==> pepper: inputs <==
## my_chip
module my_chip (
    input logic [11:0] io_in,  
    output logic [11:0] io_out,  
    input logic clock,
    input logic reset  
);
clock: 6.5 ns
lec_check: 0
abc_area: 1
cap_margin: 20
core_aspect_ratio: 0.5
core_margin: 2
core_utilization: 64
cts_cluster_diameter: 358
cts_cluster_size: 96
place_density: 0.42
slew_margin: 20
run.sh (not shown) runs the stock make flow with config.mk's settings and CLKGATE_MAP_FILE=.
==> amber: changes against pepper <==
==> flow/config.mk (replaced) <==
export PLATFORM = sky130hd
export DESIGN_NAME = my_chip
export DESIGN_NICKNAME = my_chip
export VERILOG_FILES = /design/flow/design.v
export SDC_FILE = /design/flow/constraint.sdc
export NUM_CORES = 4
export LEC_CHECK = 0
export CAP_MARGIN = 20
export CORE_MARGIN = 2
export CORE_UTILIZATION = 18
export SLEW_MARGIN = 20
==> flow/constraint.sdc (replaced) <==
create_clock -name core_clock -period 15.3 [get_ports {clock}]
set_input_delay 3.0600 -clock core_clock [delete_from_list [all_inputs] [get_ports {clock}]]
set_output_delay 3.0600 -clock core_clock [all_outputs]
set_load 0.01 [all_outputs]
==> ember: changes against pepper <==
==> flow/config.mk (replaced) <==
export PLATFORM = sky130hd
export DESIGN_NAME = my_chip
export DESIGN_NICKNAME = my_chip
export VERILOG_FILES = /design/flow/design.v
export SDC_FILE = /design/flow/constraint.sdc
export NUM_CORES = 4
export LEC_CHECK = 0
export ABC_AREA = 1
export CAP_MARGIN = 20
export CORE_MARGIN = 2
export CORE_UTILIZATION = 72
export CTS_CLUSTER_SIZE = 72
export PLACE_DENSITY_LB_ADDON = 0.28
export SLEW_MARGIN = 0
==> flow/constraint.sdc (replaced) <==
create_clock -name core_clock -period 3.13 [get_ports {clock}]
set_input_delay 0.6260 -clock core_clock [delete_from_list [all_inputs] [get_ports {clock}]]
set_output_delay 0.6260 -clock core_clock [all_outputs]
set_load 0.01 [all_outputs]
==> summary of the runs <==
- amber finished with timing, DRC and antenna clean. pepper finished with timing, DRC and antenna clean. ember finished but fails on setup timing.
- First-iteration DRC count, highest first: ember, pepper, amber.
- Total power: ember > pepper > amber.
- Maximum frequency: ember > pepper > amber.
- Of amber and ember, ember has the higher area after synthesis (gap about 7%, measured against ember).
- In sequential cell count, ember and pepper do not differ.
- Routed wire length: amber < pepper < ember.
- Die area: amber > pepper > ember.
- The highest design area belongs to ember, the lowest to amber.
==> figures <==
Outcome: ember failed layout checks; amber timing/DRC/antenna clean; pepper timing/DRC/antenna clean
Layout check failures: ember setup timing; amber -; pepper -
Std cell rows: ember 43; amber 84; pepper 32
Area of the multi-input gates: ember 0.00568 mm^2; amber 0.00530 mm^2; pepper 0.00557 mm^2
Mean cell area of the mapped netlist: ember 7.63 um^2; amber 9.30 um^2; pepper 7.63 um^2
Switch share: ember 23.9%; amber 24.3%; pepper 22.7%
Power density relative to cell area: ember 352 mW/mm^2; amber 76.5 mW/mm^2; pepper 178 mW/mm^2
Via count of the first global-routing pass: ember 9010; amber 7322; pepper 8793
Number of cells on the worst reg-to-reg path: ember 16; amber 13; pepper 15
Crit path arrival time: ember 3.85 ns; amber 4.97 ns; pepper 4.47 ns
Post-Syn Instances: ember 1342; amber 1025; pepper 1342
Global-route wire length before repair: ember 43.0 mm; amber 36.5 mm; pepper 41.8 mm
Clock network fraction of total power: ember 48.1%; amber 48.8%; pepper 49.1%
Reg area: ember 0.00379 mm^2; amber 0.00379 mm^2; pepper 0.00379 mm^2
Reg power frac: ember 50.0%; amber 49.2%; pepper 49.2%
Initial cell density of the core: ember 73.8%; amber 18.2%; pepper 65.9%
Post-synthesis share of cell area spent on xor and xnor gates: ember 4.79%; amber 6.25%; pepper 4.79%
Tool warnings: ember 58; amber 55; pepper 57
Power is estimated from default activity; no workload was simulated.
